before:
==> flow/design.v (excerpt) <==
module ACTIVEPRO (
    input       RESET,
    input       SYS_CLOCK,                
    output reg  ACTIVE_DATA ,             
    output reg  ACTIVE_CLOCK,             
    input [511:0] ACTIVE_MESSAGE,         
    input [5:0] ACTIVE_CHANNEL,           
    input  ACTIVE_WR                      
    );
    reg [63:0][7:0] ACTIVE_MESSAGE_LATCHED; 
    reg [7:0] MESSAGE_LENGTH;
    reg [14:0] state;
    wire clockstate;
    wire [2:0] bitcount;
    wire [7:0] bytecount;
    assign clockstate = state[0];
    assign bitcount[2:0] = state[3:1];
    assign bytecount[7:0] = state[11:4];
    wire [7:0] FIRST_BYTE;
    assign FIRST_BYTE = 8'h7F;
    wire [7:0] SECOND_BYTE;
    assign SECOND_BYTE = (ACTIVE_CHANNEL & 8'h3F) | 8'h40;
    reg [7:0] clock_divider;
    reg [7:0] NEW_LENGTH;
    always @*
    begin
        NEW_LENGTH = 8'd66;
        for (int x = 63; x >= 1; x--)
            if (ACTIVE_MESSAGE[8*x +: 8] == 8'h0)
                NEW_LENGTH = x + 2;         
    end
    always @ (posedge SYS_CLOCK)
    begin
        if (RESET)
        begin
            state <= 0;
            ACTIVE_CLOCK <= 0;
            ACTIVE_DATA <= 0;
        end
        else
        begin
            if (state)
            begin
                state <= state + 1;
                if (clockstate == 1)    
                begin
                    ACTIVE_CLOCK <= 0;
                    if (bytecount == 0)
                        ACTIVE_DATA <= FIRST_BYTE[7-bitcount];
                    else if (bytecount == 1)
                        ACTIVE_DATA <= SECOND_BYTE[7-bitcount];
                    else
                        ACTIVE_DATA <= ACTIVE_MESSAGE_LATCHED[MESSAGE_LENGTH - bytecount - 1][7-bitcount];
                end
                else if (clockstate == 0)  ACTIVE_CLOCK <= 1;
                if (bytecount >= MESSAGE_LENGTH) state <= 0;
            end
            else         
            begin
  ...
==> flow/config.mk <==
export PLATFORM = sky130hd
export DESIGN_NAME = ACTIVEPRO
export DESIGN_NICKNAME = ACTIVEPRO
export VERILOG_FILES = /design/flow/design.v
export SDC_FILE = /design/flow/constraint.sdc
export NUM_CORES = 4
export LEC_CHECK = 0
export CAP_MARGIN = 20
export CORE_MARGIN = 2
export CORE_UTILIZATION = 60
export CTS_CLUSTER_SIZE = 61
export GPL_ROUTABILITY_DRIVEN = 1
export PLACE_DENSITY_LB_ADDON = 0.27
export SETUP_SLACK_MARGIN = 0.53
export SLEW_MARGIN = 40
export TNS_END_PERCENT = 25
==> flow/constraint.sdc <==
create_clock -name core_clock -period 7.07 [get_ports {SYS_CLOCK}]
set_input_delay 1.4140 -clock core_clock [delete_from_list [all_inputs] [get_ports {SYS_CLOCK}]]
set_output_delay 1.4140 -clock core_clock [all_outputs]
set_load 0.01 [all_outputs]
run.sh (not shown) runs the stock make flow with config.mk's settings and CLKGATE_MAP_FILE=.
Both conditions hold for before: the flow ran to the end and the final layout passed the timing, design-rule and antenna checks.
> inputs changed (before -> after)
Settings: TNS_END_PERCENT no longer set, was 25; CORE_UTILIZATION now 59, was 60; GPL_ROUTABILITY_DRIVEN no longer set, was 1; PLACE_DENSITY now 0.6, previously not set; SETUP_SLACK_MARGIN no longer set, was 0.53; PLACE_DENSITY_LB_ADDON no longer set, was 0.27; CTS_CLUSTER_SIZE no longer set, was 61; SLEW_MARGIN now 20, was 40; the clock period (ns, I/O delays scaled along) now 2.55, was 7.07.
Notes after the runs:
- Relative to before, wire length of the first global-routing pass increased by 11,000 um in after.
- before → after: setup slack now sits lower, final critical-path share of the clock period now sits higher, hold slack now sits lower, fraction of met2 tracks used by global routing now sits higher, routed wire length now sits higher.
- From before to after the numbers moved as follows: reported combinational group power up 270%; critical path depth up 1.
- Re non-filler instance count after layout: after is about 11% up on before.
- after: all stages done; final checks FAILED (setup timing).

* * *

ACTIVEPRO again, from the RTL that the note above started with.
// ACTIVEPRO
module ACTIVEPRO (
    input       RESET,
    input       SYS_CLOCK,                
    output reg  ACTIVE_DATA ,             
    output reg  ACTIVE_CLOCK,             
    input [511:0] ACTIVE_MESSAGE,         
    input [5:0] ACTIVE_CHANNEL,           
    input  ACTIVE_WR                      
    );
    reg [63:0][7:0] ACTIVE_MESSAGE_LATCHED; 
    reg [7:0] MESSAGE_LENGTH;
    reg [14:0] state;
    wire clockstate;
    wire [2:0] bitcount;
    wire [7:0] bytecount;
    assign clockstate = state[0];
    assign bitcount[2:0] = state[3:1];
    assign bytecount[7:0] = state[11:4];
    wire [7:0] FIRST_BYTE;
    assign FIRST_BYTE = 8'h7F;
    wire [7:0] SECOND_BYTE;
    assign SECOND_BYTE = (ACTIVE_CHANNEL & 8'h3F) | 8'h40;
    reg [7:0] clock_divider;
    reg [7:0] NEW_LENGTH;
    always @*
    begin
        NEW_LENGTH = 8'd66;
        for (int x = 63; x >= 1; x--)
            if (ACTIVE_MESSAGE[8*x +: 8] == 8'h0)
                NEW_LENGTH = x + 2;         
    end
    always @ (posedge SYS_CLOCK)
    begin
        if (RESET)
        begin
  ...
Settings: LEC_CHECK=0, CAP_MARGIN=20, CELL_PAD_IN_SITES_DETAIL_PLACEMENT=1, CORE_ASPECT_RATIO=0.61, CORE_MARGIN=2, CORE_UTILIZATION=70, CTS_CLUSTER_DIAMETER=67, CTS_CLUSTER_SIZE=76, GPL_ROUTABILITY_DRIVEN=1, MIN_ROUTING_LAYER=met2, SETUP_SLACK_MARGIN=2.72, SLEW_MARGIN=5; clock period 10.0 ns.
The starting point stopped in 3_5_place_dp.
Next try:
CELL_PAD_IN_SITES_DETAIL_PLACEMENT = default   (was 1)
CELL_PAD_IN_SITES_GLOBAL_PLACEMENT = 2   (was default)
CORE_ASPECT_RATIO = default   (was 0.61)
CORE_UTILIZATION = 50   (was 70)
CTS_CLUSTER_DIAMETER = default   (was 67)
CTS_CLUSTER_SIZE = default   (was 76)
GPL_ROUTABILITY_DRIVEN = default   (was 1)
PLACE_DENSITY_LB_ADDON = 0.04   (was default)
SETUP_SLACK_MARGIN = default   (was 2.72)
SLEW_MARGIN = 20   (was 5)
Now the flow finished clean. Die size is higher by 39%. Area after synthesis stays the same. Synthesized cell count stays the same.
Next try:
CELL_PAD_IN_SITES_GLOBAL_PLACEMENT = default   (was 2)
CORE_UTILIZATION = 72   (was 50)
MIN_ROUTING_LAYER = default   (was met2)
PLACE_DENSITY = 0.6   (was default)
PLACE_DENSITY_LB_ADDON = default   (was 0.04)
clock period = 4.58 ns   (was 10.0 ns; I/O delays follow)
With this change the flow died in 4_1_cts on DPL-0033.
Synthesized cell count is unchanged.
Die size falls by 30%.
Area after synthesis does not change.

* * *

Starting RTL as in the previous note.
==> flow/config.mk <==
export PLATFORM = sky130hd
export DESIGN_NAME = ACTIVEPRO
export DESIGN_NICKNAME = ACTIVEPRO
export VERILOG_FILES = /design/flow/design.v
export SDC_FILE = /design/flow/constraint.sdc
export NUM_CORES = 4
export LEC_CHECK = 0
export CAP_MARGIN = 20
export CORE_MARGIN = 2
export CORE_UTILIZATION = 40
export CTS_CLUSTER_SIZE = 76
export SLEW_MARGIN = 15
==> flow/constraint.sdc <==
create_clock -name core_clock -period 10.0 [get_ports {SYS_CLOCK}]
set_input_delay 2.0000 -clock core_clock [delete_from_list [all_inputs] [get_ports {SYS_CLOCK}]]
set_output_delay 2.0000 -clock core_clock [all_outputs]
set_load 0.01 [all_outputs]
The starting point ran to the end with no violations.
Edit:
- CORE_UTILIZATION: 40 -> 57
- CTS_CLUSTER_SIZE: 76 -> 43
- PLACE_DENSITY: not set -> 0.6
- SLEW_MARGIN: 15 -> 20
- clock period: 10.0 -> 2.55 ns (I/O delays scaled with it)
=> With this change the flow finished but fails on setup timing; global-route usage is higher by 11 points; final area is higher by 8.8%; register-to-register slack degrades by 6.3 ns; total power is higher to 3.9 times its value; via count came out higher by 16%; count of clock-buffer cells in the layout falls by 6; cell count climbs by 1.5%; utilization goes up by 30 points; critical path depth increases by 5; routed wire length rises by 9.7%; die size went down by 29%.
Edit:
- CORE_UTILIZATION: 57 -> 62
- CTS_CLUSTER_SIZE: 43 -> not set
- clock period: 2.55 -> 3.43 ns (I/O delays scaled with it)
Result:
- This time the run went through all stages and came out clean
- setup slack gains 0.84 ns
- sequential cell count is unchanged
- die area decreases by a little under a tenth
- global-route usage increases by 4.5 points
- synthesized cell count is unchanged
- combinational power decreases by well over a third
Edit:
- CORE_UTILIZATION: 62 -> 72
- CTS_CLUSTER_SIZE: not set -> 33
- PLACE_DENSITY: 0.6 -> not set
- PLACE_DENSITY_LB_ADDON: not set -> 0.03
- SETUP_SLACK_MARGIN: not set -> 1.58
- clock period: 3.43 -> 5.49 ns (I/O delays scaled with it)
=>
- The changed run did not get past clock tree synthesis
- die size decreases by 14%
- synthesized area stays the same
- synthesized cell count is unchanged

* * *

raven:
Starting RTL as in the previous note.
clock: 2.24 ns
lec_check: 0
abc_area: 1
cap_margin: 20
core_aspect_ratio: 0.89
core_margin: 2
core_utilization: 72
cts_cluster_size: 14
gpl_routability_driven: 0
hold_slack_margin: 0.29
place_density_lb_addon: 0.27
setup_slack_margin: 0.28
slew_margin: 15
FAIL raven @ 3_5_place_dp: tool exited with error
--- input diff raven..umber ---
- an added PLACE_DENSITY of 0.6
- a deleted SETUP_SLACK_MARGIN that had been 0.28
- a deleted PLACE_DENSITY_LB_ADDON that had been 0.27
- a deleted CTS_CLUSTER_SIZE that had been 14
- a deleted GPL_ROUTABILITY_DRIVEN that had been 0
- an added TNS_END_PERCENT of 5
- a change of SLEW_MARGIN from 15 to 20
- a deleted ABC_AREA that had been 1
- an added CTS_CLUSTER_DIAMETER of 67
- a deleted CORE_ASPECT_RATIO that had been 0.89
- a deleted HOLD_SLACK_MARGIN that had been 0.29
- a change of the clock period (ns, I/O delays scaled along) from 2.24 to 3.43
==> results <==
- Delta (umber minus raven): post-synthesis instance area lower; yosys stat cell total lower; register share after synthesis higher.
- 4_1_cts: umber exited with error
## Diff of input files: tundra against umber
- CTS_CLUSTER_SIZE newly set to 55
- SETUP_SLACK_MARGIN newly set to 0.96
- PLACE_DENSITY removed (was 0.6)
- TNS_END_PERCENT changed from 5 to 65
- PLACE_DENSITY_LB_ADDON newly set to 0.0
- CTS_CLUSTER_DIAMETER changed from 67 to 317
- the clock period (ns, I/O delays scaled along) changed from 3.43 to 5.49
==> results <==
Looking at post-placement cell count, tundra sits below umber. tundra: HPWL after detailed placement lower than umber. Compared with umber, in tundra worst slack after detailed placement higher; register share after synthesis ~0 delta. Not one of umber and tundra finished clean. umber: it failed during 4_1_cts, and the tool reported DPL-0038. Seen in the log of tundra: ODB-0269 during 5_1_grt, after which the run never completed.
What maple does differently from tundra at the input level:
- removing CTS_CLUSTER_DIAMETER (formerly 317)
- removing PLACE_DENSITY_LB_ADDON (formerly 0.0)
- setting PLACE_DENSITY to 0.6 for the first time
- removing CTS_CLUSTER_SIZE (formerly 55)
- changing SETUP_SLACK_MARGIN from 0.96 to 1.03
- changing TNS_END_PERCENT from 65 to 5
- changing CORE_UTILIZATION from 72 to 62
- changing the clock period (ns, I/O delays scaled along) from 5.49 to 3.43
==> results <==
Among tundra and maple, the run that stopped before the end is tundra, and it is the only one.
tundra: aborted in 5_1_grt (tool error)
Reported for maple and tundra, maximum clock path buffer count turned out identical to the last digit.
maple — H-tree depth reported by CTS 1 higher, tundra as reference
Delta (maple minus tundra): die size picked up an extra 16%; floorplan die height picked up an extra 7.6%.
As far as chip area estimate from yosys synthesis goes, tundra and maple are indistinguishable; the numbers are identical.
In the reports for maple and tundra, the smaller floorplan-stage core utilization belongs to maple.
Between maple and tundra, it is maple whose die boundary width is higher, by about 8%.
maple does better than tundra on half-perimeter wire length after detailed placement.
Number of resized instances in the post-cts repair step came out higher on maple than on tundra.
#### Input delta (sierra over maple)
- CORE_UTILIZATION now 58, was 62
- SETUP_SLACK_MARGIN no longer set, was 1.03
- CTS_CLUSTER_SIZE now 48, previously not set
- PLACE_DENSITY no longer set, was 0.6
- TNS_END_PERCENT no longer set, was 5
- the clock period (ns, I/O delays scaled along) now 2.55, was 3.43
Notes after the runs:
[compare] base=maple new=sierra: fraction of area in clock buffers and inverters now smaller; register-to-register setup slack now smaller; internal power contribution now larger.
Total wire length after detailed routing went down by a few percent going from maple to sierra.
| fraction of met2 tracks used by global routing | higher: maple |
Every stage of sierra finished as expected; the final checks, on the other hand, flagged setup timing, which means the layout fails.
Cell count of the worst reg-to-reg path was higher in the run labelled sierra.
| number of inserted filler cells in the final layout | sierra vs maple | 512 higher |
Of maple and sierra, maple shows the lower final setup violation count, with sierra above it.
Diff maple -> sierra | die area | increase of about 7%
No activity file was given, so power comes from the tool's default toggle rates.
